<file path="design/flow/run.sh">
#!/bin/bash
# the make line also repeats each setting of config.mk as NAME=value (left out here)
make -C /OpenROAD-flow-scripts/flow DESIGN_CONFIG=/design/flow/config.mk WORK_HOME=/design/flow/orfs CLKGATE_MAP_FILE= finish
</file>
<file path="design/flow/config.mk">
export PLATFORM = sky130hd
export DESIGN_NAME = microP
export DESIGN_NICKNAME = microP
export VERILOG_FILES = /design/flow/design.v
export SDC_FILE = /design/flow/constraint.sdc
export NUM_CORES = 4
export LEC_CHECK = 0
export CAP_MARGIN = 20
export CORE_MARGIN = 2
export CORE_UTILIZATION = 72
export CTS_CLUSTER_SIZE = 40
export PLACE_DENSITY_LB_ADDON = 0.0
export SETUP_SLACK_MARGIN = 0.51
export SLEW_MARGIN = 20
</file>
<file path="design/flow/constraint.sdc">
create_clock -name core_clock -period 2.01 [get_ports {clk}]
set_input_delay 0.4020 -clock core_clock [delete_from_list [all_inputs] [get_ports {clk}]]
set_output_delay 0.4020 -clock core_clock [all_outputs]
set_load 0.01 [all_outputs]
</file>
<file path="design/flow/design.v">
`timescale 1ns / 1ps
module adder(
input [7:0]PC,
input [7:0]B,
output [7:0]BrA);
assign BrA = PC + B;
endmodule
`timescale 1ns / 1ps
module alu(
           input [7:0] A,
           input [7:0] B,   
           input [3:0] FS, 
           input [2:0] sh,  
           output [7:0] F,  
           output C,  
           output N , 
           output V , 
           output Z,  
           output reg [7:0]Y         
    );
reg [7:0] outputreg ; 
reg [8:0] carryreg;
reg zeroflag;
reg overflowflag;
reg carryflag;
reg negativeflag;
parameter nop = 4'b0000;  
parameter add = 4'b0001;  
parameter sub = 4'b0010;  
parameter xor2 = 4'b0011;  
parameter or2 = 4'b0100;  
parameter logicshift_right = 4'b0101;  
parameter logicshift_left = 4'b0110;  
parameter compliment =	4'b0111;  
parameter bypass =	4'b1000;  
parameter and2 = 4'b1001;  
parameter greater_comparison = 4'b1010;  
parameter equality_comparison = 4'b1011;  
parameter not2 = 4'b1100;  
always @ (*)
begin
carryreg = 9'h0;
overflowflag = 1'b0;
case(FS)
    add:
    begin
    outputreg = A + B;  
    carryreg = A + B;
    end
    sub:
    begin
    outputreg = A + ~B + 1;  
    carryreg = A + ~B + 1;
    end
    and2:
    outputreg = A & B;  
    or2:
    outputreg = A | B;  
    xor2:
    outputreg = A ^ B;  
    bypass:
    outputreg = A;  
    not2:
    outputreg = ~A;  
    greater_comparison:
    outputreg = A>B ? 1'b0 : 1'b1 ;  
    equality_comparison:
    outputreg = A==B ? 8'h0 : 8'h1;  
    logicshift_right:
    begin
    outputreg = A >> sh;  
    carryreg = outputreg;
    end
    logicshift_left:
    begin
    outputreg = A << sh;  
    carryreg = outputreg;
    end
    compliment:
    outputreg = ~A;
    default:
    outputreg = 9'h0;
endcase
zeroflag = (outputreg == 0 )? 1'b1: 1'b0; 
negativeflag = outputreg[7]; 
carryflag = carryreg[8]; 
if (FS == 1 | FS == 2)  
   begin
   overflowflag = (negativeflag ^ carryflag) ? 1'b1 : 1'b0;
   end
Y[7:1]= 7'b0000000;
Y[0]=overflowflag;
end
assign F = outputreg[7:0];
assign N = negativeflag;
assign C = carryflag;
assign V = overflowflag;
assign Z = zeroflag;
endmodule
`timescale 1ns / 1ps
module branchpred(
input [1:0] BS,
output B_D);
assign B_D = ~(BS[0] | BS [1]);
endmodule
`timescale 1ns / 1ps
module constant_unit(
input [5:0] IM, 
input CS,
output [7:0] CU_out);
reg [7:0] constantunit;
always@(*)
begin
if (CS==0) 
begin
constantunit[5:0]=IM; 
constantunit[7:6]=2'b00; 
end
else
begin 
constantunit[5:0]=IM; 
constantunit[7]=IM[5]; 
constantunit[6]=IM[5];
end
end
assign CU_out=constantunit; 
endmodule
`timescale 1ns / 1ps
module datahazard(
input [2:0] AA,
input [2:0] BA,
input [2:0] DA,
input RW,
input MA,
input MB,
output DHS
    );
reg or_1,comp_1,comp_2,HA,HB;
always@(*)
begin    
or_1 = DA[0]|DA[1]|DA[2];
if (AA ^ DA)
    comp_1 = 1'b0;
else
    comp_1 = 1'b1;
if (BA ^ DA)
    comp_2 = 1'b0;
else
    comp_2 = 1'b1; 
HA = RW & or_1 & ~MA & comp_1;
HB = RW & or_1 & ~MB & comp_2;    
end  
assign DHS = ~(HA | HB);
endmodule
`timescale 1ns / 1ps
module initlogic(
input [1:0] BS,
input PS,
input z,
output [1:0] BS_out
);
assign BS_out = {BS[1],(BS[0]&(BS[1]|(PS ^ z)))};
endmodule
`timescale 1ns / 1ps
module instruction_decoder(
    input [16:0] instruction,
    output  RW,
    output  [2:0] DA, 
    output [1:0] MD , 
    output [1:0] BS,  
    output PS, 
    output MW, 
    output [3:0] FS, 
    output MA, 
    output MB, 
    output [2:0]AA,  
    output [2:0]BA,  
    output CS,  
    output [2:0] SH,  
    output output_write_enable,
	output input_enable
    );
parameter NOP = 5'b00000;  
parameter SUB = 5'b00001;  
parameter JML = 5'b00010;  
parameter JMP = 5'b00011;  
parameter AIU = 5'b00100;  
parameter ST  = 5'b00101;  
parameter AND = 5'b00110;  
parameter JMR = 5'b00111;  
parameter LSL = 5'b01000;  
parameter ADI = 5'b01001;  
parameter XOR = 5'b01010;  
parameter BZ  = 5'b01011;  
parameter MOV = 5'b01100;  
parameter LD  = 5'b01101;  
parameter SLT = 5'b01110;  
parameter ADD = 5'b01111;  
parameter OUT = 5'b10000;  
parameter NOT = 5'b10001;  
parameter IN  = 5'b10010;  
parameter BNZ = 5'b10011;  
parameter ORI = 5'b10100;  
parameter LSR = 5'b10101;  
reg RW_WIRE;
reg [2:0] DA_WIRE;   
reg [1:0] MD_WIRE ; 
reg [1:0] BS_WIRE;   
reg PS_WIRE ;  
reg MW_WIRE ;  
reg [3:0] FS_WIRE;  
reg MA_WIRE ;  
reg MB_WIRE ;  
reg [2:0]AA_WIRE ;  
reg [2:0]BA_WIRE ;  
reg CS_WIRE ;  
reg [2:0] SH_WIRE;
reg [4:0] opcode;
reg output_write_enable_wire;
reg input_enable_wire;
always@(*) begin
opcode = instruction[16:12]; 
case(opcode)
    NOP:begin     
    RW_WIRE = 1'b0; 
	 DA_WIRE = 3'b000; 
	 MD_WIRE = 2'b00;
	 BS_WIRE = 2'b00;
	 PS_WIRE = 1'b0;
	 MW_WIRE = 1'b0;
	 FS_WIRE = 4'b0000; 
	 MA_WIRE = 1'b0; 
	 MB_WIRE = 1'b0; 
	 AA_WIRE = 3'b000; 
	 BA_WIRE = 3'b000; 
	 CS_WIRE = 1'b0;
	 SH_WIRE=3'h0; 
	 output_write_enable_wire = 1'b0;
	 input_enable_wire = 1'b0;
    end 
    SUB:begin  
    RW_WIRE = 1'b1; 
	 DA_WIRE = instruction[11:9]; 
	 MD_WIRE = 2'b00;
	 BS_WIRE = 2'b00;
	 PS_WIRE = 1'b0;
	 MW_WIRE = 1'b0;
	 FS_WIRE = 4'b0010; 
	 MA_WIRE = 1'b0; 
	 MB_WIRE = 1'b0; 
	 AA_WIRE = instruction[8:6]; 
	 BA_WIRE = instruction[5:3]; 
	 CS_WIRE = 1'b0;
	 SH_WIRE = 3'h0; 
	 output_write_enable_wire = 1'b0; 
	 input_enable_wire = 1'b0;
    end 
    JML:begin    
    RW_WIRE = 1'b1; 
	 DA_WIRE = instruction[11:9]; 
	 MD_WIRE = 2'b00;
	 BS_WIRE = 2'b11;
	 PS_WIRE = 1'b0;
	 MW_WIRE = 1'b0 ;
	 FS_WIRE = 4'b1000; 
	 MA_WIRE = 1'b1; 
	 MB_WIRE = 1'b1; 
	 AA_WIRE = 3'b000; 
	 BA_WIRE = 3'b000; 
	 CS_WIRE = 1'b1;
	 SH_WIRE = 3'h0;
	 SH_WIRE=3'h0; 
	 output_write_enable_wire = 1'b0; 
	 input_enable_wire = 1'b0;
    end 
    JMP:begin  
    RW_WIRE = 1'b0; 
	 DA_WIRE = 3'b000; 
	 MD_WIRE = 2'b00;
	 BS_WIRE = 2'b11;
	 PS_WIRE = 1'b0;
	 MW_WIRE = 1'b0;
	 FS_WIRE = 4'b0000; 
	 MA_WIRE = 1'b0; 
	 MB_WIRE = 1'b1; 
	 AA_WIRE = 3'b000; 
	 BA_WIRE = 3'b000; 
	 CS_WIRE = 1'b1;
	 SH_WIRE = 3'h0;  
	 output_write_enable_wire = 1'b0;
	 input_enable_wire = 1'b0;	 
    end 
    AIU:begin  
    RW_WIRE = 1'b1; 
	 DA_WIRE = instruction[11:9]; 
	 MD_WIRE = 2'b00;
	 BS_WIRE = 2'b00;
	 PS_WIRE = 1'b0;
	 MW_WIRE = 1'b0;
	 FS_WIRE = 4'b0001; 
	 MA_WIRE = 1'b0; 
	 MB_WIRE = 1'b1; 
	 AA_WIRE = instruction[8:6]; 
	 BA_WIRE = 3'b000; 
	 CS_WIRE = 1'b1;
	 SH_WIRE = 3'h0; 
	 output_write_enable_wire = 1'b0; 
	 input_enable_wire = 1'b0;
    end
    ST:begin   
    RW_WIRE = 1'b0; 
	 DA_WIRE = instruction[11:9]; 
	 MD_WIRE = 2'b00;
	 BS_WIRE = 2'b00;
	 PS_WIRE = 1'b0;
	 MW_WIRE = 1'b1;
	 FS_WIRE = 4'b0000; 
	 MA_WIRE = 1'b0; 
	 MB_WIRE = 1'b0; 
	 AA_WIRE = instruction[8:6]; 
	 BA_WIRE = instruction[5:3]; 
	 CS_WIRE = 1'b0; 
	 SH_WIRE = 3'h0;
	 output_write_enable_wire = 1'b0; 
	 input_enable_wire = 1'b0;
    end 
    AND:begin   
    RW_WIRE = 1'b1; 
	 DA_WIRE = instruction[11:9]; 
	 MD_WIRE = 2'b00;
	 BS_WIRE = 2'b00;
	 PS_WIRE = 1'b0;
	 MW_WIRE = 1'b0;
	 FS_WIRE = 4'b1001; 
	 MA_WIRE = 1'b0; 
	 MB_WIRE = 1'b0; 
	 AA_WIRE = instruction[8:6]; 
	 BA_WIRE = instruction[5:3]; 
	 CS_WIRE = 1'b0; 
	 SH_WIRE = 3'h0; 
	 output_write_enable_wire = 1'b0;
	 input_enable_wire = 1'b0;
    end
    JMR:begin   
    RW_WIRE = 1'b0; 
	 DA_WIRE = 3'b000; 
	 MD_WIRE = 2'b00;
	 BS_WIRE = 2'b10;
	 PS_WIRE = 1'b0;
	 MW_WIRE = 1'b0;
	 FS_WIRE = 4'b0000; 
	 MA_WIRE = 1'b0; 
	 MB_WIRE = 1'b0; 
	 AA_WIRE = instruction[8:6]; 
	 BA_WIRE = 3'b000; 
	 CS_WIRE = 1'b0; 
	 SH_WIRE = 3'h0;
	 output_write_enable_wire = 1'b0; 
	 input_enable_wire = 1'b0;
    end 
    LSL:begin   
	 BS_WIRE = 2'b00;
	 PS_WIRE = 1'b0;
	 MW_WIRE = 1'b0;
	 AA_WIRE = instruction[8:6];
	 MA_WIRE = 1'b0;
	 FS_WIRE = 4'b0110;
	 SH_WIRE = instruction[2:0]; 
	 MD_WIRE = 2'b00;
	 RW_WIRE = 1'b1;
	 DA_WIRE = instruction[11:9];
	 MB_WIRE = 1'b0; 
	 BA_WIRE = 3'b000;           
	 CS_WIRE = 1'b0;
	 output_write_enable_wire = 1'b0;
	 input_enable_wire = 1'b0;
	 end 
    ADI:begin   
    RW_WIRE = 1'b1; 
	 DA_WIRE = instruction[11:9]; 
	 MD_WIRE = 2'b00;
	 BS_WIRE = 2'b00;
	 PS_WIRE = 1'b0;
	 MW_WIRE = 1'b0;
	 FS_WIRE = 4'b0001; 
	 MA_WIRE = 1'b0; 
	 MB_WIRE = 1'b1; 
	 AA_WIRE = instruction[8:6]; 
	 BA_WIRE = 3'b000; 
	 CS_WIRE = 1'b1;
	 SH_WIRE=3'h0;
	 output_write_enable_wire = 1'b0;  
    input_enable_wire = 1'b0;
	 end 
	 XOR:begin  
    RW_WIRE = 1'b1; 
	 DA_WIRE = instruction[11:9]; 
	 MD_WIRE = 2'b00;
	 BS_WIRE = 2'b00;
	 PS_WIRE = 1'b0;
	 MW_WIRE = 1'b0;
	 FS_WIRE = 4'b0011; 
	 MA_WIRE = 1'b0; 
	 MB_WIRE = 1'b0; 
	 AA_WIRE = instruction[8:6]; 
	 BA_WIRE = instruction[5:3]; 
	 CS_WIRE = 1'b0;
	 SH_WIRE=3'h0; 
	 output_write_enable_wire = 1'b0; 
	 input_enable_wire = 1'b0;
    end
	 BZ:begin   
    RW_WIRE = 1'b0; 
	 DA_WIRE = 3'b000; 
	 MD_WIRE = 2'b00;
	 BS_WIRE = 2'b01;
	 PS_WIRE = 1'b0;
	 MW_WIRE = 1'b0;
	 FS_WIRE = 4'b1000; 
	 MA_WIRE = 1'b0; 
	 MB_WIRE = 1'b1; 
	 AA_WIRE = instruction[8:6]; 
	 BA_WIRE = 3'b000; 
	 CS_WIRE = 1'b1;
	 SH_WIRE =3'h0;
	 output_write_enable_wire = 1'b0;  
	 input_enable_wire = 1'b0;
    end 
	 MOV:begin  
    RW_WIRE = 1'b1; 
	 DA_WIRE = instruction[11:9]; 
	 MD_WIRE = 2'b00;
	 BS_WIRE = 2'b00;
	 PS_WIRE = 1'b0;
	 MW_WIRE = 1'b0;
	 FS_WIRE = 4'b1000; 
	 MA_WIRE = 1'b0; 
	 MB_WIRE = 1'b0; 
	 AA_WIRE = instruction[8:6]; 
	 BA_WIRE = 3'b000; 
	 CS_WIRE = 1'b0;
	 SH_WIRE = 3'h0; 
	 output_write_enable_wire = 1'b0; 
    input_enable_wire = 1'b0;
	 end 
    LD:begin   
    RW_WIRE = 1'b1; 
	 DA_WIRE = instruction[11:9]; 
	 MD_WIRE = 2'b01;
	 BS_WIRE = 2'b00;
	 PS_WIRE = 1'b0;
	 MW_WIRE = 1'b0;
	 FS_WIRE = 4'b0000; 
	 MA_WIRE = 1'b0; 
	 MB_WIRE = 1'b0; 
	 AA_WIRE = instruction[8:6]; 
	 BA_WIRE = 3'b000; 
	 CS_WIRE = 1'b0;
	 SH_WIRE = 3'h0; 
	 output_write_enable_wire = 1'b0;
	 input_enable_wire = 1'b0;	 
    end
    SLT:begin  
    RW_WIRE = 1'b1; 
	 DA_WIRE = instruction[11:9]; 
	 MD_WIRE = 2'b00;
	 BS_WIRE = 2'b00;
	 PS_WIRE = 1'b0;
	 MW_WIRE = 1'b0;
	 FS_WIRE = 4'b1010; 
	 MA_WIRE = 1'b0; 
	 MB_WIRE = 1'b0; 
	 AA_WIRE = instruction[8:6]; 
	 BA_WIRE = instruction[5:3]; 
	 CS_WIRE = 1'b0;
	 SH_WIRE = 3'h0;  
	 output_write_enable_wire = 1'b0;
	 input_enable_wire = 1'b0;
    end 
	 ADD:begin  
    RW_WIRE = 1'b1; 
	 DA_WIRE = instruction[11:9]; 
	 MD_WIRE = 2'b00;
	 BS_WIRE = 2'b00;
	 PS_WIRE = 1'b0;
	 MW_WIRE = 1'b0;
	 FS_WIRE = 4'b0001; 
	 MA_WIRE = 1'b0; 
	 MB_WIRE = 1'b0; 
	 AA_WIRE = instruction[8:6]; 
	 BA_WIRE = instruction[5:3]; 
	 CS_WIRE = 1'b0;
	 SH_WIRE = 3'h0; 
	 output_write_enable_wire = 1'b0; 
	 input_enable_wire = 1'b0;
    end
	 OUT:begin   
    RW_WIRE = 1'b0; 
	 DA_WIRE = instruction[11:9]; 
	 MD_WIRE = 2'b00;
	 BS_WIRE = 2'b00;
	 PS_WIRE = 1'b0;
	 MW_WIRE = 1'b0;
	 FS_WIRE = 4'b0000; 
	 MA_WIRE = 1'b0; 
	 MB_WIRE = 1'b0; 
	 AA_WIRE = instruction[8:6]; 
	 BA_WIRE = instruction[5:3]; 
	 CS_WIRE = 1'b0;
	 SH_WIRE=3'h0; 
	 output_write_enable_wire = 1'b1; 
	 input_enable_wire = 1'b0;
    end 
    NOT:begin  
    RW_WIRE = 1'b1; 
	 DA_WIRE = instruction[11:9]; 
	 MD_WIRE = 2'b00;
	 BS_WIRE = 2'b00;
	 PS_WIRE = 1'b0;
	 MW_WIRE = 1'b0;
	 FS_WIRE = 4'b1100; 
	 MA_WIRE = 1'b0; 
	 MB_WIRE = 1'b0; 
	 AA_WIRE = instruction[8:6]; 
	 BA_WIRE = 3'b000; 
	 CS_WIRE = 1'b0;
	 SH_WIRE=3'h0; 
	 output_write_enable_wire = 1'b0; 
	 input_enable_wire = 1'b0;
    end 
    IN:begin  
    RW_WIRE = 1'b1; 
	 DA_WIRE = instruction[11:9]; 
	 MD_WIRE = 2'b10;
	 BS_WIRE = 2'b00;
	 PS_WIRE = 1'b0;
	 MW_WIRE = 1'b0;
	 FS_WIRE = 4'b0000; 
	 MA_WIRE = 1'b0; 
	 MB_WIRE = 1'b0; 
	 AA_WIRE = 3'b000;           
	 BA_WIRE = 3'b000; 
	 CS_WIRE = 1'b0;
	 SH_WIRE=3'h0; 
	 output_write_enable_wire = 1'b0; 
	 input_enable_wire = 1'b1;
    end 
	 BNZ:begin  
    RW_WIRE = 1'b0; 
	 DA_WIRE = 3'b000; 
	 MD_WIRE = 2'b00;
	 BS_WIRE = 2'b01;
	 PS_WIRE = 1'b1;
	 MW_WIRE = 1'b0;
	 FS_WIRE = 4'b1000; 
	 MA_WIRE = 1'b0; 
	 MB_WIRE = 1'b1; 
	 AA_WIRE = instruction[8:6]; 
	 BA_WIRE = 3'b000; 
	 CS_WIRE = 1'b1;
	 SH_WIRE= 3'h0; 
	 output_write_enable_wire = 1'b0; 
	 input_enable_wire = 1'b0;
    end 
	 ORI:begin   
    RW_WIRE = 1'b1; 
	 DA_WIRE = instruction[11:9]; 
	 MD_WIRE = 2'b00;
	 BS_WIRE = 2'b00;
	 PS_WIRE = 1'b0;
	 MW_WIRE = 1'b0;
	 FS_WIRE = 4'b0100; 
	 MA_WIRE = 1'b0; 
	 MB_WIRE = 1'b1; 
	 AA_WIRE = instruction[8:6]; 
	 BA_WIRE = 3'b000; 
	 CS_WIRE = 1'b0;
	 SH_WIRE=3'h0; 
	 output_write_enable_wire = 1'b0;  
	 input_enable_wire = 1'b0;
    end 
    LSR:begin   
	 BS_WIRE = 2'b00;
	 PS_WIRE = 1'b0;
	 MW_WIRE = 1'b0;
	 AA_WIRE = instruction[8:6];
	 MA_WIRE = 1'b0;
	 FS_WIRE = 4'b0101;
	 SH_WIRE = instruction[2:0]; 
	 MD_WIRE = 2'b00;
	 RW_WIRE = 1'b1;
	 DA_WIRE = instruction[11:9];
	 MB_WIRE = 1'b0; 
	 BA_WIRE = 3'b000; 
	 CS_WIRE = 1'b0;
	 output_write_enable_wire = 1'b0;
	 input_enable_wire = 1'b0;
    end 
	 default: begin
    RW_WIRE = 1'b0; 
	 DA_WIRE = 3'b000; 
	 MD_WIRE = 2'b00;
	 BS_WIRE = 2'b00;
	 PS_WIRE = 1'b0;
	 MW_WIRE = 1'b0;
	 FS_WIRE = 4'b0000; 
	 MA_WIRE = 1'b0; 
	 MB_WIRE = 1'b0; 
	 AA_WIRE = 3'b000; 
	 BA_WIRE = 3'b000; 
	 CS_WIRE = 1'b0;
	 SH_WIRE=3'h0;
	 output_write_enable_wire = 1'b0;
	 input_enable_wire = 1'b0;
	 end
    endcase
end
assign RW = RW_WIRE;
assign DA = DA_WIRE;
assign MD = MD_WIRE;
assign BS = BS_WIRE;
assign PS = PS_WIRE;
assign MW = MW_WIRE;
assign FS = FS_WIRE;
assign MA = MA_WIRE;
assign MB = MB_WIRE;
assign AA = AA_WIRE;
assign BA = BA_WIRE;
assign CS = CS_WIRE;
assign SH = SH_WIRE;
assign output_write_enable = output_write_enable_wire;
assign input_enable = input_enable_wire;
endmodule
`timescale 1ns / 1ps
module mux_a(PC,a_data,A,MA);
input [7:0]PC;
input [7:0]a_data;
input MA;
output reg [7:0]A;
always @ (*)
begin
	if(MA)
		A = PC;
	else
		A = a_data;
end
endmodule
`timescale 1ns / 1ps
module mux_b(
input MB,  
input [7:0]constantunit_out,   
input [7:0]register_b,  
output [7:0]mux_b_out   
);
reg [7:0]mux_b;   
always@(*)
begin
if (MB)
    mux_b = constantunit_out;
else
    mux_b = register_b;
end
assign mux_b_out = mux_b ;
endmodule
`timescale 1ns / 1ps
module mux_c(
input [1:0] BS_out,  
input [7:0] PC_value,   
input [7:0] RAA,  
input [7:0] BrA,
output [7:0] PC_out
);
parameter PC = 2'b00;
parameter jump = 2'b10;
reg [7:0]mux_c;   
always@(*)
begin
case (BS_out)  
    PC:
    mux_c = PC_value;
    jump:
    mux_c = RAA;
    default:
    mux_c = BrA;
endcase
end
assign PC_out = mux_c ;
endmodule
`timescale 1ns / 1ps
module mux_d(Y,F,data_out,MD,mux_d_out
    );
input [7:0]Y;
input [7:0]F;
input [7:0]data_out;
input [1:0]MD;
output reg [7:0]mux_d_out;
always@(*)
begin
	if(MD==2'b00)
		mux_d_out=F;
	else if(MD==2'b01)
		mux_d_out=data_out;
	else if(MD==2'b10)
		mux_d_out=Y;
	else
		mux_d_out=F;
end
endmodule
`timescale 1ns / 1ps
module muxe (
input [7:0] Bus_D,
input [7:0] data_in,
input ie,
output reg [7:0]mux_e_out
);
always@(*)
begin
	if(ie)
		mux_e_out=data_in;
	else
		mux_e_out=Bus_D;
end
endmodule
module register(
	input clk,
	input [2:0] addr_a,
	input [2:0] addr_b,
	input [2:0] addr_d,
	input [7:0] data_in,
	input wr_en,
	output [7:0] data_a,
	output [7:0] data_b
	);
 reg [7:0] memblk [0:7];
 assign data_a = (addr_a == 3'b000) ? 8'b00000000 : memblk[addr_a];
 assign data_b = (addr_b == 3'b000) ? 8'b00000000 : memblk[addr_b];
always @ (negedge clk)
 begin
 if (wr_en && addr_d != 3'b000)
 memblk[addr_d] <= data_in;
 end
endmodule
`timescale 1ns / 1ps
module microP(
    input clk,
    input reset,
    output [7:0] imem_addr,
    input [16:0] imem_data,
    output [7:0] dmem_addr,
    output [7:0] dmem_wdata,
    output dmem_we,
    input [7:0] dmem_rdata,
    input [7:0] data_in,
    output out_we,
    output [7:0] data_out_col,
    output [7:0] data_out_addr
    );
reg [7:0] PC;
wire [7:0] PC_1 = PC + 8'd1;
assign imem_addr = PC;
reg [16:0] IR;
reg [7:0] PC_1_d;
wire RW_d, PS_d, MW_d, MA_d, MB_d, CS_d, OW_d, IE_d;
wire [2:0] DA_d, AA_d, BA_d, SH_d;
wire [1:0] MD_d, BS_d;
wire [3:0] FS_d;
instruction_decoder DEC(
    .instruction(IR),
    .RW(RW_d), .DA(DA_d), .MD(MD_d), .BS(BS_d), .PS(PS_d), .MW(MW_d),
    .FS(FS_d), .MA(MA_d), .MB(MB_d), .AA(AA_d), .BA(BA_d), .CS(CS_d),
    .SH(SH_d), .output_write_enable(OW_d), .input_enable(IE_d)
    );
wire [7:0] a_data, b_data, reg_d;
wire RW_w;
wire [2:0] DA_w;
register REGFILE(
    .clk(clk), .addr_a(AA_d), .addr_b(BA_d), .addr_d(DA_w),
    .data_in(reg_d), .wr_en(RW_w), .data_a(a_data), .data_b(b_data)
    );
wire [7:0] const_out, bus_a_d, bus_b_d;
constant_unit CONST(.IM(IR[5:0]), .CS(CS_d), .CU_out(const_out));
mux_a MUXA(.PC(PC_1_d), .a_data(a_data), .A(bus_a_d), .MA(MA_d));
mux_b MUXB(.MB(MB_d), .constantunit_out(const_out), .register_b(b_data), .mux_b_out(bus_b_d));
reg RW_e, PS_e, MW_e, OW_e, IE_e;
reg [2:0] DA_e, SH_e;
reg [1:0] MD_e, BS_e;
reg [3:0] FS_e;
reg [7:0] BUS_A, BUS_B, PC_2;
wire DHS;
datahazard HAZ(.AA(AA_d), .BA(BA_d), .DA(DA_e), .RW(RW_e), .MA(MA_d), .MB(MB_d), .DHS(DHS));
wire [7:0] F, Y;
wire C, N, V, Z;
alu ALU(.A(BUS_A), .B(BUS_B), .FS(FS_e), .sh(SH_e), .F(F), .C(C), .N(N), .V(V), .Z(Z), .Y(Y));
wire [7:0] BrA;
adder BRADD(.PC(PC_2), .B(BUS_B), .BrA(BrA));
wire [1:0] BS_out;
initlogic BRLOGIC(.BS(BS_e), .PS(PS_e), .z(Z), .BS_out(BS_out));
wire B_D;   
branchpred BRDET(.BS(BS_out), .B_D(B_D));
wire [7:0] next_pc;
mux_c MUXC(.BS_out(BS_out), .PC_value(PC_1), .RAA(BUS_A), .BrA(BrA), .PC_out(next_pc));
assign dmem_addr = BUS_A;
assign dmem_wdata = BUS_B;
assign dmem_we = MW_e;
assign out_we = OW_e;
assign data_out_col = BUS_A;
assign data_out_addr = BUS_B;
reg RW_w_r, IE_w;
reg [2:0] DA_w_r;
reg [1:0] MD_w;
reg [7:0] F_w, D_w, Y_w;
assign RW_w = RW_w_r;
assign DA_w = DA_w_r;
wire [7:0] bus_d;
mux_d MUXD(.Y(Y_w), .F(F_w), .data_out(D_w), .MD(MD_w), .mux_d_out(bus_d));
muxe MUXE(.Bus_D(bus_d), .data_in(data_in), .ie(IE_w), .mux_e_out(reg_d));
always @(posedge clk) begin
    if (!reset) begin
        PC <= 8'd0;
        IR <= 17'd0;
        PC_1_d <= 8'd0;
        RW_e <= 1'b0; MW_e <= 1'b0; OW_e <= 1'b0; IE_e <= 1'b0;
        BS_e <= 2'b00; PS_e <= 1'b0;
        RW_w_r <= 1'b0; IE_w <= 1'b0;
    end else begin
        RW_w_r <= RW_e;
        DA_w_r <= DA_e;
        MD_w <= MD_e;
        IE_w <= IE_e;
        F_w <= F;
        D_w <= dmem_rdata;
        Y_w <= Y;
        if (!B_D) begin
            PC <= next_pc;
            IR <= 17'd0;
            RW_e <= 1'b0; MW_e <= 1'b0; OW_e <= 1'b0; IE_e <= 1'b0;
            BS_e <= 2'b00; PS_e <= 1'b0;
        end else if (!DHS) begin
            RW_e <= 1'b0; MW_e <= 1'b0; OW_e <= 1'b0; IE_e <= 1'b0;
            BS_e <= 2'b00; PS_e <= 1'b0;
        end else begin
            PC <= next_pc;
            IR <= imem_data;
            PC_1_d <= PC_1;
            RW_e <= RW_d; MW_e <= MW_d; OW_e <= OW_d; IE_e <= IE_d;
            BS_e <= BS_d; PS_e <= PS_d;
        end
        if (B_D && DHS) begin
            DA_e <= DA_d;
            MD_e <= MD_d;
            FS_e <= FS_d;
            SH_e <= SH_d;
            BUS_A <= bus_a_d;
            BUS_B <= bus_b_d;
            PC_2 <= PC_1_d;
        end
    end
end
endmodule
</file>
==> impl_metrics.toml, run 1 <==
# physical design summary
[die]
fp_util = 0.731
die_x_um = 120
core-area_um2 = 13100
die_y_um = 120
chipArea_um2 = 14300
rows = 42
ios = 77

[logic_synthesis]
syn_avg_cell_area_um2 = 10.3
yosys.area_share.aoi = 0.159
synth.cell_area_um2 = 9610
ys_sh_adder = 0.0479
synth-simple-area-share = 0.146
ys_ff = 162
synthDominantCellAreaShare = 0.344
synth_stat.cells = 929
syn-num-nets = 999
ys_seq_frac = 0.452
ff_type = "edfxtp_1"
topCombFamilyByArea = "AND-OR/OR-AND gates"
synth.area.top_cells = "edfxtp_1 34%, dfxtp_1 11%, mux2i_1 6.8%"
top_cell = "edfxtp_1"
top_cells_by_count = "110 x edfxtp_1, 91 x nor2_1, 83 x nand2_1"
synth_async_sr_flop_share = 0
edf_count = 110
synth_cell_types = 85
synth_top_cell_by_area = "edfxtp_1"
synth_cells = 929
synthMuxAreaShare = 0.119
xor_area_frac = 0.0164
yosys_warnings = 11
yosys_area_um2 = 9610

[placement]
place.gp.congestion = 1.17
pre_cts_slack_ns = -1.70
placed_area_um2 = 12300
place_hpwl_mm = 28.0
portBuffers = 76

[outcome]
lastStage = "clock tree synthesis"
toolErrorMsg = "[ERROR DPL-0038] Utilization greater than 100%, impossible to legalize"
outcome = "did not finish"
==> per-stage QoR <==
| stage | cells | hold WS [ns] | utilization | setup TNS, ns |
|---|---|---|---|---|
| global placement | 1328 | 0.412 | 0.935 | -142.62 |
| detailed placement | 1328 | 0.411 | 0.935 | -182.33 |
| floorplan | 929 | 0.400 | - | -149.34 |
==> run 2, diff against run 1 <==
Settings changed: CORE_ASPECT_RATIO set to 0.5, CORE_MARGIN 2 to 4, CORE_UTILIZATION 72 to 53, CTS_CLUSTER_DIAMETER set to 376, CTS_CLUSTER_SIZE 40 to 30, HOLD_SLACK_MARGIN set to 0.28, PLACE_DENSITY set to 0.37, PLACE_DENSITY_LB_ADDON 0.0 to unset, SETUP_SLACK_MARGIN 0.51 to -0.46, TNS_END_PERCENT set to 20.
Clock period 2.01 ns to 5.0 ns, I/O delays scaled along.
==> run 2 against run 1 <==
  * Now clean on timing, DRC and antenna
  * Die size is 43% higher
  * Synthesized cell count stayed put
  * Area after synthesis stayed put
==> impl_metrics.toml, run 2 <==
# flow metrics
[worst_hold_path]
hold_start = "PC_1_d[0]"
hold_depth = 0
holdPathEnd = "PC_2[0]"
hold_path_class = "reg2reg"

[logic_synthesis]
syn_avg_cell_area_um2 = 10.3
syn-num-nets = 999
synth.cell_area_um2 = 9610
synth_cells = 929
synthMuxAreaShare = 0.119
ys_sh_adder = 0.0479
synth-simple-area-share = 0.146
yosys_warnings = 11
yosys_area_um2 = 9610
ys_ff = 162
synth_async_sr_flop_share = 0
top_cell = "edfxtp_1"
edf_count = 110
synth_cell_types = 85
top_cells_by_count = "110 x edfxtp_1, 91 x nor2_1, 83 x nand2_1"
synth_stat.cells = 929
xor_area_frac = 0.0164
synth_top_cell_by_area = "edfxtp_1"
synthDominantCellAreaShare = 0.344
synth.area.top_cells = "edfxtp_1 34%, dfxtp_1 11%, mux2i_1 6.8%"
ys_seq_frac = 0.452
yosys.area_share.aoi = 0.159
topCombFamilyByArea = "AND-OR/OR-AND gates"
ff_type = "edfxtp_1"

[finish]
syn_to_final_growth_pct = 18.6
nNetsFinal = 1112
fin_cells = 1289
fin_util = 0.649
n_fill_cell = 1457

[placement]
portBuffers = 76
pre_cts_slack_ns = 0.274
placedCellCount = 1202
place_hpwl_mm = 20.0
place.gp.congestion = 0.936

[worst_setup_path]
ff2ff_setup_slack_ns = 0.62
r2r_start = "MD_w[0]"
r2r_cells = 3
cpPeakStageDelay_ns = 0.61
cpMostUsedCell = "o21ai_0"
path_depth = 3
crit_chain = "mux2_2 > o21ai_0 > o21ai_0"
critPathRequiredTime_ns = 2.64
slowest_stage = "o21ai_0"
endpoint = "REGFILE.memblk[7][0]"
setup.worst_path.start = "MD_w[0]"
worstSetupPathType = "reg2reg"
r2r_end = "REGFILE.memblk[7][0]"
arrival_ns = 2.02
critPathLaunchType = "register"
cp-end-kind = "register"
path_buffers = 0
path_delay_family = "AND-OR/OR-AND gates"
path_max_fanout = 10

[grt]
grt_pass1_vias = 7113
met2_usage = 0.429
grt_pass1_wl_mm = 42.5
antenna_found_initial = 0
grt_max_degree = 36
met3_usage = 0.0515
met1_usage = 0.415
overflow = 0
busiest_layer = "met2"
grt_usage = 0.278

[pwr]
p_sw_frac = 0.345
powerDensity_nw_per_um2 = 358
p_leak_nw = 4.57
internal_power_mw = 2.67
top_power_group = "sequential cells"
seq_cell_power_mw = 1.67
comb_power_mw = 0.858
vdd_ir_drop_max_uv = 256
power_frac_seq = 0.409
pwr-share-clk = 0.381
combPwrFrac = 0.210
p_switching_mw = 1.41
pg_clk_mw = 1.55

[final_timing]
maxSlewHeadroom = 0.392
slew_violations = 0
finalSetupViolCount = 0
setup_tns_ns = 0
clock_skew_ns = 0.0409
tightestPinTransition_ns = 0.911
holdWs_ns = 0.457
setup_ws_ns = 0.623
rsz0062_at_grt = "no"
hold_violations = 0

[die]
die_y_um = 103
ios = 77
core-area_um2 = 17600
die_x_um = 198
rows = 34
fp_util = 0.547
chipArea_um2 = 20500

[job]
drv_cap = 0
warnings = 100

[clock_network]
h-tree-depth = 4
cts_root_buf = "clkbuf_16"
cts-buffers-inserted = 17
tritoncts = "yes"
clock-sinks = 162
post_cts_resized = 0
path_clk_slew_ns = 0.08
clk_path_buf_depth = 2
holdBufCountCts = 0
clock_latency_ns = 0.47
postCtsSetupBuffers = 0

[route]
n_antenna_cell = 0
vias = 7758
wl_per_cell_um = 21.7
wl_mm = 28.0
via_per_inst = 6.02
drtPass1Iterations = 5
antenna_left = 0
drt-initial-drc-count = 645
drc = 0

[outcome]
outcome = "complete, no violations"
## run 2: through the flow
step           total power, mW  cell area, µm²
6_report                  4.08           11400
5_1_grt                   4.29           11400
4_1_cts                   4.08           11400
3_5_place_dp              2.60           10600
3_3_place_gp              2.59           10600
2_1_floorplan             2.27            9610
## run 2: metal layers
layer,up-vias,share of wire
li1,3647,-
met1,3786,0.47
met2,305,0.45
met3,20,0.080
met4,0,0.0083
met5,-,0
## run 2: area by class of cell
| type | instances | area (µm²) | area share |
|---|---|---|---|
| clock buffer | 17 | 425 | 0.0373 |
| clock inverter | 71 | 419 | 0.0368 |
| inverter | 50 | 188 | 0.0165 |
| multi-input combinational | 643 | 4700 | 0.412 |
| sequential | 162 | 4340 | 0.381 |
| tap | 234 | 293 | 0.0257 |
| timing repair buffer | 112 | 1030 | 0.0904 |
==> run 3, diff against run 2 <==
Settings changed: CORE_ASPECT_RATIO 0.5 to unset, CORE_MARGIN 4 to 2, CORE_UTILIZATION 53 to 64, CTS_CLUSTER_DIAMETER 376 to unset, CTS_CLUSTER_SIZE 30 to unset, HOLD_SLACK_MARGIN 0.28 to unset, PLACE_DENSITY 0.37 to unset, SETUP_SLACK_MARGIN -0.46 to unset, TNS_END_PERCENT 20 to unset.
Clock period 5.0 ns to 2.51 ns, I/O delays scaled along.
==> run 3 against run 2 <==
  * Area after synthesis stayed put
  * Die size is 22% lower
  * The flow now stops in global routing
  * Synthesized cell count did not move
==> impl_metrics.toml, run 3 <==
# physical design summary
[outcome]
outcome = "did not finish"
lastStage = "global routing"
toolErrorMsg = "[ERROR GRT-0116] Global routing finished with congestion. Check the congestion regions in the DRC Viewer."

[logic_synthesis]
ff_type = "edfxtp_1"
synthDominantCellAreaShare = 0.344
syn-num-nets = 999
syn_avg_cell_area_um2 = 10.3
yosys_area_um2 = 9610
top_cells_by_count = "110 x edfxtp_1, 91 x nor2_1, 83 x nand2_1"
edf_count = 110
ys_seq_frac = 0.452
synth_async_sr_flop_share = 0
topCombFamilyByArea = "AND-OR/OR-AND gates"
synth-simple-area-share = 0.146
ys_sh_adder = 0.0479
xor_area_frac = 0.0164
synth_cell_types = 85
yosys_warnings = 11
synth_stat.cells = 929
synth.area.top_cells = "edfxtp_1 34%, dfxtp_1 11%, mux2i_1 6.8%"
top_cell = "edfxtp_1"
ys_ff = 162
synth.cell_area_um2 = 9610
synth_cells = 929
yosys.area_share.aoi = 0.159
synth_top_cell_by_area = "edfxtp_1"
synthMuxAreaShare = 0.119

[placement]
placedCellCount = 1309
place_hpwl_mm = 23.5
portBuffers = 76
place.gp.congestion = 1.06
placed_area_um2 = 11900
pre_cts_slack_ns = -1.09

[grt]
overflow = 1
grt_usage = 0.682

[die]
chipArea_um2 = 16000
fp_util = 0.659
die_y_um = 127
ios = 77
core-area_um2 = 14600
die_x_um = 127
rows = 44

[clock_network]
h-tree-depth = 4
clock-sinks = 162
holdBufCountCts = 0
clk_path_buf_depth = 2
cts-buffers-inserted = 17
cts_root_buf = "clkbuf_16"
-- run 3: repair_timing --
| item | in CTS |
|---|---|
| gates cloned | 3 |
| setup buffers | 32 |
| pin swaps | 33 |
| setup endpoints to repair | 187 |
| resized | 140 |
-- run 3: metrics by stage --
stage	utilization	hold slack, ns
after global placement	0.818	0.436
after detailed placement	0.818	0.434
after CTS	0.940	0.471
after floorplan	-	0.400
-- run 3: routing by layer --
| layer | GRT overflow | track usage |
|---|---|---|
| met3 | 0 | 0.469 |
| met2 | 1 | 0.891 |
| met1 | 0 | 0.694 |
| met5 | 0 | 0.139 |
| met4 | 0 | 0.660 |
==> run 4, diff against run 3 <==
Settings changed: ABC_AREA set to 0, CAP_MARGIN 20 to 25, CELL_PAD_IN_SITES_GLOBAL_PLACEMENT set to 0, CORE_MARGIN 2 to 7, CORE_UTILIZATION 64 to 19, CTS_CLUSTER_DIAMETER set to 346, CTS_CLUSTER_SIZE set to 88, MAX_ROUTING_LAYER set to met4, MIN_ROUTING_LAYER set to met1, PLACE_DENSITY set to 0.88, SETUP_SLACK_MARGIN set to 0.64, SLEW_MARGIN 20 to 5, TNS_END_PERCENT set to 20.
Clock period 2.51 ns to 5.23 ns, I/O delays scaled along.
==> run 4 against run 3 <==
  * Now clean on timing, DRC and antenna
  * Area after synthesis did not move
  * Synthesized cell count did not move
  * Die size rose to 3.6 times the previous value
==> impl_metrics.toml, run 4 <==
# flow metrics
[worst_setup_path]
ff2ff_setup_slack_ns = 0.74
arrival_ns = 2.05
cp-end-kind = "register"
r2r_start = "MD_w[0]"
worstSetupPathType = "reg2reg"
path_delay_family = "flip-flops"
path_max_fanout = 10
critPathRequiredTime_ns = 2.79
cpPeakStageDelay_ns = 0.65
critPathLaunchType = "register"
path_buffers = 0
path_depth = 3
crit_chain = "and2_1 > a211oi_1 > a21oi_1"
r2r_cells = 3
endpoint = "REGFILE.memblk[2][3]"
setup.worst_path.start = "MD_w[0]"
slowest_stage = "edfxtp_1"
r2r_end = "REGFILE.memblk[2][3]"

[grt]
grt_max_degree = 37
grt_usage = 0.106
grt_pass1_vias = 7611
overflow = 0
grt_pass1_wl_mm = 45.4
antenna_found_initial = 0

[pwr]
p_leak_nw = 4.53
p_sw_frac = 0.318
pwr-share-clk = 0.368
internal_power_mw = 2.62
comb_power_mw = 0.815
top_power_group = "sequential cells"
vdd_ir_drop_max_uv = 301
powerDensity_nw_per_um2 = 323
seq_cell_power_mw = 1.61
power_frac_seq = 0.419
combPwrFrac = 0.212
pg_clk_mw = 1.41
p_switching_mw = 1.22

[die]
ios = 77
die_x_um = 239
rows = 82
chipArea_um2 = 57100
die_y_um = 239
fp_util = 0.192
core-area_um2 = 50100

[logic_synthesis]
synth_async_sr_flop_share = 0
synth.cell_area_um2 = 9610
ys_seq_frac = 0.452
synth_cell_types = 85
synth-simple-area-share = 0.146
syn_avg_cell_area_um2 = 10.3
ys_ff = 162
top_cells_by_count = "110 x edfxtp_1, 91 x nor2_1, 83 x nand2_1"
syn-num-nets = 999
yosys.area_share.aoi = 0.159
yosys_area_um2 = 9610
yosys_warnings = 11
topCombFamilyByArea = "AND-OR/OR-AND gates"
synth_cells = 929
edf_count = 110
ys_sh_adder = 0.0479
synth_top_cell_by_area = "edfxtp_1"
synthMuxAreaShare = 0.119
top_cell = "edfxtp_1"
synthDominantCellAreaShare = 0.344
synth.area.top_cells = "edfxtp_1 34%, dfxtp_1 11%, mux2i_1 6.8%"
synth_stat.cells = 929
ff_type = "edfxtp_1"
xor_area_frac = 0.0164

[placement]
portBuffers = 76
place_hpwl_mm = 22.5
placedCellCount = 1631
pre_cts_slack_ns = 0.377
place.gp.congestion = 0.918

[route]
routed.top_layer = "met4"
wl_mm = 30.6
n_antenna_cell = 0
antenna_left = 0
vias = 8081
drtPass1Iterations = 6
wl_met3_mm = 2.71
drc = 0
wl_per_cell_um = 17.8
met2_length_mm = 14.5
drt-met1-wl_mm = 12.7
drt-initial-drc-count = 988
via_per_inst = 4.70

[clock_network]
clock_latency_ns = 0.48
h-tree-depth = 4
tritoncts = "yes"
clk_path_buf_depth = 2
holdBufCountCts = 0
path_clk_slew_ns = 0.06
clock-sinks = 162
postCtsSetupBuffers = 0
cts-buffers-inserted = 17
cts_root_buf = "clkbuf_16"

[job]
drv_cap = 0
warnings = 99

[finish]
nNetsFinal = 1103
n_fill_cell = 5306
syn_to_final_growth_pct = 23.5
fin_util = 0.237
fin_cells = 1718

[final_timing]
clock_skew_ns = 0.0515
setup_ws_ns = 0.745
setup_tns_ns = 0
rsz0062_at_grt = "yes"
maxSlewHeadroom = 0.331
tightestPinTransition_ns = 0.999
slew_violations = 0
finalSetupViolCount = 0
hold_violations = 0

[worst_hold_path]
hold_path_class = "reg2reg"
hold_depth = 0
hold_start = "PC_1_d[0]"
holdPathEnd = "PC_2[0]"

[outcome]
outcome = "complete, no violations"
-- run 4: per-layer routing --
| metal | vias up | GRT usage |
|---|---|---|
| met3 | 68 | 0.0181 |
| met4 | 0 | 0.0329 |
| li1 | 3625 | - |
| met2 | 508 | 0.170 |
| met5 | - | - |
| met1 | 3880 | 0.135 |
-- run 4: what timing repair did --
action                                 CTS  global route
endpoints found under the hold margin    0             0
resized                                  0             3
setup endpoints to repair                0            68
-- run 4: metrics by stage --
step / hold slack (ns) / instance area, µm² / power, mW
3_5_place_dp: 0.454 / 11000 / 2.48
3_3_place_gp: 0.455 / 11000 / 2.46
5_1_grt: 0.491 / 11900 / 3.98
4_1_cts: 0.479 / 11800 / 3.83
6_report: 0.476 / 11900 / 3.84
2_1_floorplan: 0.400 / 9610 / 2.17
-- run 4: final cells by class --
type / count / area, µm² / area share
clock buffer: 19 / 475 / 0.0401
clock inverter: 69 / 337 / 0.0284
inverter: 50 / 188 / 0.0158
multi-input combinational: 643 / 4720 / 0.398
sequential: 162 / 4340 / 0.366
tap: 672 / 841 / 0.0708
timing repair buffer: 103 / 963 / 0.0812
==> run 5, diff against run 4 <==
Settings changed: CELL_PAD_IN_SITES_GLOBAL_PLACEMENT 0 to 1, CORE_UTILIZATION 19 to 64, CTS_CLUSTER_DIAMETER 346 to unset, CTS_CLUSTER_SIZE 88 to unset, PLACE_DENSITY 0.88 to 0.59, SETUP_SLACK_MARGIN 0.64 to 0.55, SLEW_MARGIN 5 to 15, TNS_END_PERCENT 20 to 80.
Clock period 5.23 ns to 2.25 ns, I/O delays scaled along.
==> run 5 against run 4 <==
  * The flow now stops in global routing
  * Synthesized cell count unchanged
  * Die size down 67%
  * Area after synthesis unchanged
==> impl_metrics.toml, run 5 <==
# physical design summary
[outcome]
outcome = "did not finish"
lastStage = "global routing"
toolErrorMsg = "[ERROR GRT-0116] Global routing finished with congestion. Check the congestion regions in the DRC Viewer."

[die]
chipArea_um2 = 18600
die_x_um = 137
die_y_um = 137
core-area_um2 = 14600
fp_util = 0.659
ios = 77
rows = 44

[clock_network]
holdBufCountCts = 0
cts_root_buf = "clkbuf_16"
clock-sinks = 162
cts-buffers-inserted = 17
h-tree-depth = 4
clk_path_buf_depth = 2

[logic_synthesis]
xor_area_frac = 0.0164
syn_avg_cell_area_um2 = 10.3
synth_async_sr_flop_share = 0
yosys_area_um2 = 9610
syn-num-nets = 999
synth.cell_area_um2 = 9610
synth_cells = 929
ys_sh_adder = 0.0479
yosys_warnings = 11
topCombFamilyByArea = "AND-OR/OR-AND gates"
synth_stat.cells = 929
edf_count = 110
synthMuxAreaShare = 0.119
yosys.area_share.aoi = 0.159
top_cell = "edfxtp_1"
synth_cell_types = 85
synth_top_cell_by_area = "edfxtp_1"
synthDominantCellAreaShare = 0.344
synth.area.top_cells = "edfxtp_1 34%, dfxtp_1 11%, mux2i_1 6.8%"
top_cells_by_count = "110 x edfxtp_1, 91 x nor2_1, 83 x nand2_1"
ff_type = "edfxtp_1"
synth-simple-area-share = 0.146
ys_seq_frac = 0.452
ys_ff = 162

[grt]
grt_usage = 0.723
overflow = 10

[placement]
place_hpwl_mm = 23.4
portBuffers = 76
placedCellCount = 1332
place.gp.congestion = 1.12
run 5: metal layers:
metal	GRT overflow	global-route usage
met1	0	0.708
met2	8	0.858
met3	0	0.596
met4	2	0.671
met5	-	-
run 5: timing repair:
action                                 in CTS
pin swaps                                  46
cloned                                      2
setup endpoints to repair                 264
setup buffers                              41
endpoints found under the hold margin       0
resized                                   187
run 5: metrics by stage:
step | instance area, µm² | total power [mW] | worst slack (ns) | hold WS (ns)
floorplan | 9860 | 5.14 | -1.45 | 0.400
global placement | 12100 | 6.26 | -1.32 | 0.419
detailed placement | 12100 | 6.36 | -1.41 | 0.426
CTS | 14200 | 10.6 | -1.18 | 0.430
==> run 6, diff against run 5 <==
Settings changed: ABC_AREA 0 to unset, CAP_MARGIN 25 to 20, CELL_PAD_IN_SITES_GLOBAL_PLACEMENT 1 to unset, CORE_MARGIN 7 to 2, CORE_UTILIZATION 64 to 57, MAX_ROUTING_LAYER met4 to unset, MIN_ROUTING_LAYER met1 to unset, PLACE_DENSITY 0.59 to unset, SETUP_SLACK_MARGIN 0.55 to 0.66, SLEW_MARGIN 15 to 20, TNS_END_PERCENT 80 to unset.
Clock period 2.25 ns to 2.5 ns, I/O delays scaled along.
==> run 6 against run 5 <==
  * The layout now fails its checks (negative setup slack)
  * Area after synthesis stayed put
  * Die size shrank 3.9%
  * Synthesized cell count is the same
==> impl_metrics.toml, run 6 <==
# flow metrics
[clock_network]
cts_root_buf = "clkbuf_16"
cts-buffers-inserted = 17
clock_latency_ns = 0.54
tritoncts = "yes"
holdBufCountCts = 0
clk_path_buf_depth = 2
clock-sinks = 162
h-tree-depth = 4
path_clk_slew_ns = 0.09

[finish]
final_area_um2 = 14800
logic_area_um2 = 5800
syn_to_final_growth_pct = 53.5
n_fill_cell = 644
fin_cells = 1516
ff_latch_area_um2 = 4360
nNetsFinal = 1352

[logic_synthesis]
synthDominantCellAreaShare = 0.344
ff_type = "edfxtp_1"
ys_sh_adder = 0.0479
yosys_warnings = 11
xor_area_frac = 0.0164
ys_ff = 162
synth_cell_types = 85
synth.area.top_cells = "edfxtp_1 34%, dfxtp_1 11%, mux2i_1 6.8%"
synthMuxAreaShare = 0.119
synth_async_sr_flop_share = 0
top_cells_by_count = "110 x edfxtp_1, 91 x nor2_1, 83 x nand2_1"
top_cell = "edfxtp_1"
yosys_area_um2 = 9610
ys_seq_frac = 0.452
yosys.area_share.aoi = 0.159
synth_top_cell_by_area = "edfxtp_1"
syn-num-nets = 999
syn_avg_cell_area_um2 = 10.3
synth_stat.cells = 929
topCombFamilyByArea = "AND-OR/OR-AND gates"
synth_cells = 929
edf_count = 110
synth-simple-area-share = 0.146
synth.cell_area_um2 = 9610

[final_timing]
clock.fmax_mhz = 264
clock_skew_ns = 0.0991
finalSetupViolCount = 200
setup_ws_ns = -1.28
tightestPinTransition_ns = 0.810
fin_crit_ns = 3.78
maxSlewHeadroom = 0.459
rsz0062_at_grt = "yes"
hold_violations = 0
slew_violations = 0
holdWs_ns = 0.450
fin_crit_sh = 1.51

[placement]
placedCellCount = 1362
pre_cts_slack_ns = -1.12
place_hpwl_mm = 23.7
portBuffers = 76
placed_area_um2 = 12200
place.gp.congestion = 0.995

[worst_setup_path]
slowest_stage = "edfxtp_1"
setup.worst_path.start = "BUS_A[7]"
path_delay_family = "AND-OR/OR-AND gates"
r2r_end = "FS_e[7]"
cpPeakStageDelay_ns = 0.60
r2r_cells = 14
ff2ff_setup_slack_ns = -1.28
cp-end-kind = "register"
path_buffers = 3
r2r_start = "BUS_A[7]"
critPathRequiredTime_ns = 2.88
arrival_ns = 4.16
crit_chain = "inv_1 > ha_4 > a21oi_1 > a31oi_2 > nor4_4 > o311ai_2 > nor3_4 > nand2_2 > a311oi_4 > nand3_4 > buf_12 > buf_8 > a211oi_2 > a21o_1"
critPathLaunchType = "register"
worstSetupPathType = "reg2reg"
path_depth = 14
endpoint = "FS_e[7]"
path_max_fanout = 5

[route]
vias = 10600
drc = 0
wl_per_cell_um = 29.3
drtPass1Iterations = 7
drt-initial-drc-count = 1640
via_per_inst = 6.96
antenna_left = 0
wl_mm = 44.4

[job]
drv_cap = 0
warnings = 103

[pwr]
p_sw_frac = 0.388
pwr-share-clk = 0.352
powerDensity_nw_per_um2 = 688
power_mw = 10.1
top_power_group = "clock"
vdd_ir_drop_max_uv = 620
internal_power_mw = 6.21
p_switching_mw = 3.94
p_leak_nw = 6.54
seq_cell_power_mw = 3.28
comb_power_mw = 3.29
combPwrFrac = 0.324
power_frac_seq = 0.323
pg_clk_mw = 3.57

[grt]
grt_pass1_vias = 9785
antenna_found_initial = 4
grt_max_degree = 33
grt_usage = 0.412
overflow = 0
grt_pass1_wl_mm = 55.9

[die]
rows = 47
fp_util = 0.582
die_y_um = 134
core-area_um2 = 16500
chipArea_um2 = 17900
die_x_um = 134
ios = 77

[outcome]
failed_checks = "negative setup slack"
outcome = "complete, but fails checks"

[worst_hold_path]
hold_depth = 0
hold_path_class = "reg2reg"
hold_start = "MD_e[1]"
holdPathEnd = "MD_w[1]"
[run 6: cell type report]
class / count / area share
diodes: 1 / 0.000170
well taps: 220 / 0.0187
clock inverters: 71 / 0.0291
inverters: 50 / 0.0132
flip-flops and latches: 162 / 0.296
repair buffers: 352 / 0.222
multi-input cells: 643 / 0.393
clock buffers: 17 / 0.0288
[run 6: through the flow]
stage          utilization  setup TNS (ns)
2_1_floorplan            -          -81.88
3_3_place_gp         0.740         -105.86
3_5_place_dp         0.740         -101.12
4_1_cts              0.837          -86.64
5_1_grt              0.892         -121.26
6_report             0.893         -117.96
[run 6: what timing repair did]
action                     4_1_cts  5_1_grt
cloned                           1        1
setup endpoints to repair      261      262
resized                        102      187
buffers inserted                28       36
pin swaps                       20       40
[run 6: per-layer routing]
| metal | routed length (µm) | up-vias | track usage |
|---|---|---|---|
| met2 | 20000 | 1118 | 0.710 |
| met5 | 26 | - | 0 |
| li1 | - | 4127 | - |
| met4 | 4230 | 4 | 0.199 |
| met1 | 14400 | 4909 | 0.495 |
| met3 | 5760 | 392 | 0.0824 |
==> run 7, diff against run 6 <==
Settings changed: CORE_UTILIZATION 57 to 68, CTS_CLUSTER_DIAMETER set to 81, CTS_CLUSTER_SIZE set to 36, SETUP_SLACK_MARGIN 0.66 to unset.
Clock period 2.5 ns to 3.63 ns, I/O delays scaled along.
==> run 7 against run 6 <==
  * The flow now stops in global routing
  * Synthesized cell count stayed put
  * Area after synthesis did not move
  * Die size decreased by 16%
==> impl_metrics.toml, run 7 <==
# physical design summary
[die]
fp_util = 0.695
ios = 77
die_x_um = 123
rows = 43
chipArea_um2 = 15100
core-area_um2 = 13800
die_y_um = 123

[placement]
place.gp.congestion = 1.01
place_hpwl_mm = 22.3
placed_area_um2 = 11100
portBuffers = 76
placedCellCount = 1213

[clock_network]
postCtsSetupBuffers = 0
cts-buffers-inserted = 17
clk_path_buf_depth = 2
holdBufCountCts = 0
h-tree-depth = 4
clock-sinks = 162
cts_root_buf = "clkbuf_16"

[outcome]
lastStage = "global routing"
outcome = "did not finish"
toolErrorMsg = "[ERROR GRT-0232] Routing congestion too high. Check the congestion heatmap in the GUI."

[logic_synthesis]
top_cell = "edfxtp_1"
edf_count = 110
xor_area_frac = 0.0164
topCombFamilyByArea = "AND-OR/OR-AND gates"
yosys.area_share.aoi = 0.159
ff_type = "edfxtp_1"
top_cells_by_count = "110 x edfxtp_1, 91 x nor2_1, 83 x nand2_1"
synth_cell_types = 85
yosys_area_um2 = 9610
yosys_warnings = 11
synth-simple-area-share = 0.146
synthMuxAreaShare = 0.119
ys_sh_adder = 0.0479
syn_avg_cell_area_um2 = 10.3
synthDominantCellAreaShare = 0.344
synth.area.top_cells = "edfxtp_1 34%, dfxtp_1 11%, mux2i_1 6.8%"
synth_async_sr_flop_share = 0
synth.cell_area_um2 = 9610
synth_top_cell_by_area = "edfxtp_1"
synth_cells = 929
ys_seq_frac = 0.452
ys_ff = 162
syn-num-nets = 999
synth_stat.cells = 929

[grt]
overflow = 5
grt_usage = 0.655
-- run 7: metrics by stage --
stage	total power, mW	hold slack, ns	setup slack, ns
floorplan	3.15	0.400	-0.0678
global placement	3.69	0.410	-0.0198
detailed placement	3.75	0.412	-0.0257
CTS	5.91	0.449	0.00857
-- run 7: layer usage --
metal / overflow / track usage
met3: 0 / 0.420
met1: 0 / 0.692
met5: 0 / 0.0313
met4: 3 / 0.612
met2: 2 / 0.872
-- run 7: repair_timing --
item                                   CTS
setup endpoints to repair               62
endpoints found under the hold margin    0
resized                                 13
pin swaps                                2
==> run 8, diff against run 7 <==
Settings changed: CELL_PAD_IN_SITES_DETAIL_PLACEMENT set to 1, CELL_PAD_IN_SITES_GLOBAL_PLACEMENT set to 3, CORE_MARGIN 2 to 5, CORE_UTILIZATION 68 to 34, CTS_CLUSTER_DIAMETER 81 to 214, CTS_CLUSTER_SIZE 36 to unset, GPL_ROUTABILITY_DRIVEN set to 1, GPL_TIMING_DRIVEN set to 1, MAX_ROUTING_LAYER set to met4, PLACE_DENSITY_LB_ADDON set to 0.07.
Clock period 3.63 ns to 5.82 ns, I/O delays scaled along.
==> run 8 against run 7 <==
  * The run now finishes clean
  * Synthesized cell count stayed put
  * Die size is 110% higher
  * Area after synthesis stayed put
==> impl_metrics.toml, run 8 <==
# flow metrics
[worst_setup_path]
worstSetupPathType = "in2reg"
critPathRequiredTime_ns = 3.08
critPathLaunchType = "primary input"
cp-end-kind = "register"
path_buffers = 2
r2r_cells = 3
r2r_start = "MD_w[0]"
path_max_fanout = 7
crit_chain = "clkdlybuf4s50_1 > inv_1 > a21oi_1"
cpPeakStageDelay_ns = 0.48
setup.worst_path.start = "data_in[1]"
ff2ff_setup_slack_ns = 0.94
arrival_ns = 2.17
r2r_end = "REGFILE.memblk[2][5]"
slowest_stage = "clkdlybuf4s50_1"
endpoint = "REGFILE.memblk[5][1]"
path_delay_family = "buffers and inverters"
path_depth = 3

[pwr]
powerDensity_nw_per_um2 = 309
p_leak_nw = 4.49
p_sw_frac = 0.352
seq_cell_power_mw = 1.44
p_switching_mw = 1.25
comb_power_mw = 0.722
internal_power_mw = 2.30
power_frac_seq = 0.407
vdd_ir_drop_max_uv = 180
pwr-share-clk = 0.390
combPwrFrac = 0.204
top_power_group = "sequential cells"
pg_clk_mw = 1.38

[die]
ios = 77
die_x_um = 178
core-area_um2 = 27900
rows = 61
die_y_um = 178
chipArea_um2 = 31700
fp_util = 0.345

[logic_synthesis]
top_cells_by_count = "110 x edfxtp_1, 91 x nor2_1, 83 x nand2_1"
ys_sh_adder = 0.0479
top_cell = "edfxtp_1"
synth.cell_area_um2 = 9610
yosys_warnings = 11
synth_cell_types = 85
synth-simple-area-share = 0.146
ys_ff = 162
synth_async_sr_flop_share = 0
yosys_area_um2 = 9610
synth.area.top_cells = "edfxtp_1 34%, dfxtp_1 11%, mux2i_1 6.8%"
xor_area_frac = 0.0164
synthMuxAreaShare = 0.119
synth_top_cell_by_area = "edfxtp_1"
synth_stat.cells = 929
syn-num-nets = 999
synth_cells = 929
synthDominantCellAreaShare = 0.344
syn_avg_cell_area_um2 = 10.3
ff_type = "edfxtp_1"
yosys.area_share.aoi = 0.159
topCombFamilyByArea = "AND-OR/OR-AND gates"
edf_count = 110
ys_seq_frac = 0.452

[grt]
grt_pass1_vias = 8235
grt_pass1_wl_mm = 49.9
antenna_found_initial = 2
grt_usage = 0.213
overflow = 0
grt_max_degree = 34

[clock_network]
cts-buffers-inserted = 17
cts_root_buf = "clkbuf_16"
path_clk_slew_ns = 0.08
postCtsSetupBuffers = 0
clk_path_buf_depth = 2
tritoncts = "yes"
holdBufCountCts = 0
post_cts_resized = 0
h-tree-depth = 4
clock_latency_ns = 0.47
clock-sinks = 162

[route]
drc = 0
wl_per_cell_um = 22.7
antenna_left = 0
drtPass1Iterations = 4
drt-initial-drc-count = 490
via_per_inst = 5.40
vias = 7657
wl_mm = 32.2

[placement]
place.gp.congestion = 0.839
place_hpwl_mm = 23.8
portBuffers = 76

[worst_hold_path]
holdPathEnd = "MD_w[0]"
hold_start = "MD_e[0]"
hold_depth = 0
hold_path_class = "reg2reg"

[finish]
fin_util = 0.412
syn_to_final_growth_pct = 19.4
nNetsFinal = 1094

[final_timing]
rsz0062_at_grt = "no"
finalSetupViolCount = 0
slew_violations = 0
setup_tns_ns = 0
maxSlewHeadroom = 0.331
tightestPinTransition_ns = 1.00
clock_skew_ns = 0.0432
hold_violations = 0

[job]
drv_cap = 0
warnings = 98

[outcome]
outcome = "complete, no violations"
==> run 8: cell type report <==
type,instances,area [µm²]
fill,3086,16400
multi-input combinational,643,4700
sequential,162,4340
timing repair buffer,94,896
tap,378,473
clock inverter,71,438
clock buffer,17,425
inverter,50,188
antenna,2,5.00
==> run 8: metrics by stage <==
stage | setup slack [ns] | cell area (µm²) | hold WS (ns) | total power, mW | std cells
floorplan | 1.23 | 9610 | 0.400 | 1.95 | 929
global placement | 0.488 | 10600 | 0.417 | 2.23 | 1328
detailed placement | 0.422 | 10600 | 0.411 | 2.25 | 1328
CTS | 0.889 | 11500 | 0.444 | 3.58 | 1415
global route | 0.825 | 11500 | 0.448 | 3.75 | 1417
finish | 0.914 | 11500 | 0.436 | 3.55 | 1417
==> run 8: metal layers <==
metal  share of wire  wire [µm]  GRT usage  up-vias
li1                -          -          -     3614
met1            0.44      14300      0.264     3846
met2            0.51      16300      0.365      153
met3           0.030        982     0.0312       44
met4           0.019        617     0.0603        0
met5               0          0          -        -
==> run 9, diff against run 8 <==
Settings changed: ABC_AREA set to 1, CELL_PAD_IN_SITES_DETAIL_PLACEMENT 1 to unset, CELL_PAD_IN_SITES_GLOBAL_PLACEMENT 3 to unset, CORE_MARGIN 5 to 2, CORE_UTILIZATION 34 to 62, CTS_CLUSTER_DIAMETER 214 to 341, CTS_CLUSTER_SIZE set to 98, GPL_ROUTABILITY_DRIVEN 1 to unset, GPL_TIMING_DRIVEN 1 to unset, MAX_ROUTING_LAYER met4 to unset, PLACE_DENSITY set to 0.6, PLACE_DENSITY_LB_ADDON 0.07 to unset, SETUP_SLACK_MARGIN set to -0.21, TNS_END_PERCENT set to 15.
Clock period 5.82 ns to 2.36 ns, I/O delays scaled along.
==> run 9 against run 8 <==
  * The layout now fails its checks (negative setup slack)
  * Flip-flop count is the same
  * Global-route usage is 28 points higher
  * Critical endpoint is now PC_1_d[0]
  * Clock power increased to 2.5 times the previous value
  * Non-clock buffer count increased by 198
  * Total power grew to 4.3 times the previous value
==> impl_metrics.toml, run 9 <==
# flow metrics
[pwr]
power_frac_seq = 0.271
vdd_ir_drop_max_uv = 896
pwr-share-clk = 0.228
p_leak_nw = 6.50
p_switching_mw = 7.02
combPwrFrac = 0.501
internal_power_mw = 8.21
power_mw = 15.2
pg_clk_mw = 3.47
p_sw_frac = 0.461
top_power_group = "combinational logic"
comb_power_mw = 7.64
seq_cell_power_mw = 4.12
powerDensity_nw_per_um2 = 1120

[logic_synthesis]
ys_sh_adder = 0.0471
top_cell = "nand2_1"
topCombFamilyByArea = "simple AND/OR/NAND/NOR gates"
synth_cell_types = 44
synth.area.top_cells = "edfxtp_1 34%, nand2_1 13%, dfxtp_1 11%"
synth.cell_area_um2 = 9770
ys_seq_frac = 0.445
xor_area_frac = 0.0126
synth_stat.cells = 1285
synth_cells = 1285
edf_count = 110
top_cells_by_count = "335 x nand2_1, 156 x inv_1, 145 x nor2_1"
syn_avg_cell_area_um2 = 7.60
yosys_warnings = 11
synth-simple-area-share = 0.294
synthMuxAreaShare = 0
synthDominantCellAreaShare = 0.338
yosys.area_share.aoi = 0.103
yosys_area_um2 = 9770
synth_top_cell_by_area = "edfxtp_1"
synth_async_sr_flop_share = 0
syn-num-nets = 1355
ys_ff = 162
ff_type = "edfxtp_1"

[worst_setup_path]
path_max_fanout = 9
endpoint = "PC_1_d[0]"
cpMostUsedCell = "nor2_1"
setup.worst_path.start = "BUS_A[6]"
r2r_cells = 17
r2r_start = "BUS_A[6]"
cpPeakStageDelay_ns = 0.52
arrival_ns = 4.01
path_depth = 17
worstSetupPathType = "reg2reg"
ff2ff_setup_slack_ns = -1.30
cp-end-kind = "register"
critPathLaunchType = "register"
path_buffers = 3
critPathRequiredTime_ns = 2.71
r2r_end = "PC_1_d[0]"
slowest_stage = "edfxtp_1"
crit_chain = "inv_1 > ha_2 > nand2_1 > o21ai_0 > nor2_1 > nand2_1 > nor2_1 > nand3_1 > nor2_1 > nand3_1 > nand2_2 > nand3_4 > buf_12 > buf_8 > nand4_1 > nand2_1 > nor2_1"
path_delay_family = "simple AND/OR/NAND/NOR gates"

[die]
core-area_um2 = 15300
die_x_um = 130
chipArea_um2 = 16800
die_y_um = 130
ios = 77
fp_util = 0.638
rows = 45

[route]
drt-initial-drc-count = 2733
drtPass1Iterations = 17
drc = 0
wl_mm = 47.8
vias = 12400
via_per_inst = 6.81
wl_per_cell_um = 26.2
antenna_left = 0

[job]
warnings = 103
drv_cap = 0

[final_timing]
rsz0062_at_grt = "yes"
fin_crit_sh = 1.55
hold_violations = 0
slew_violations = 0
clock.fmax_mhz = 273
setup_ws_ns = -1.30
maxSlewHeadroom = 0.459
finalSetupViolCount = 220
clock_skew_ns = 0.0838
fin_crit_ns = 3.66
tightestPinTransition_ns = 0.804

[clock_network]
clk_path_buf_depth = 2
tritoncts = "yes"
holdBufCountCts = 0
cts_root_buf = "clkbuf_16"
cts-buffers-inserted = 17
clock-sinks = 162
clock_latency_ns = 0.54
path_clk_slew_ns = 0.09
h-tree-depth = 4

[placement]
portBuffers = 76
place.gp.congestion = 1.00
place_hpwl_mm = 24.4
placed_area_um2 = 12100

[grt]
overflow = 0
grt_pass1_vias = 11300
grt_pass1_wl_mm = 61.1
grt_usage = 0.491
grt_max_degree = 28
antenna_found_initial = 8

[worst_hold_path]
hold_depth = 0
hold_path_class = "reg2reg"
hold_start = "MD_e[0]"
holdPathEnd = "MD_w[0]"

[finish]
final_area_um2 = 13600
n_fill_cell = 699
syn_to_final_growth_pct = 39.7
nNetsFinal = 1665
fin_util = 0.891

[outcome]
failed_checks = "negative setup slack"
outcome = "complete, but fails checks"
==> run 9: through the flow <==
step | hold slack (ns) | TNS, ns | setup slack [ns] | std cells
3_5_place_dp | 0.415 | -65.67 | -0.548 | 1710
3_3_place_gp | 0.407 | -55.90 | -0.456 | 1710
4_1_cts | 0.433 | -59.89 | -0.596 | 1812
2_1_floorplan | 0.390 | -47.26 | -0.518 | 1285
6_report | 0.453 | -126.97 | -1.30 | 1825
5_1_grt | 0.454 | -124.30 | -1.37 | 1821
==> run 9: area by class of cell <==
type / count / area, µm² / area share
multi-input combinational: 896 / 4890 / 0.358
sequential: 162 / 4360 / 0.319
antenna: 6 / 15.0 / 0.00110
timing repair inverter: 2 / 32.5 / 0.00238
clock buffer: 17 / 425 / 0.0312
timing repair buffer: 292 / 2630 / 0.193
clock inverter: 71 / 370 / 0.0271
tap: 211 / 264 / 0.0194
inverter: 168 / 662 / 0.0485
==> run 9: per-layer routing <==
metal / vias to the layer above / GRT usage / routed length, µm
li1: 4835 / - / -
met2: 1490 / 0.780 / 19700
met3: 688 / 0.177 / 7840
met1: 5417 / 0.551 / 13800
met4: 6 / 0.349 / 6410
met5: - / 0.00294 / 47
==> run 9: repair_timing <==
item | CTS | global route
pin swaps | 11 | 10
gates cloned | 4 | 3
buffers inserted | 12 | 4
resized | 73 | 73
endpoints found under the setup margin | 152 | 158
No activity file was given, so power comes from the tool's default toggle rates.
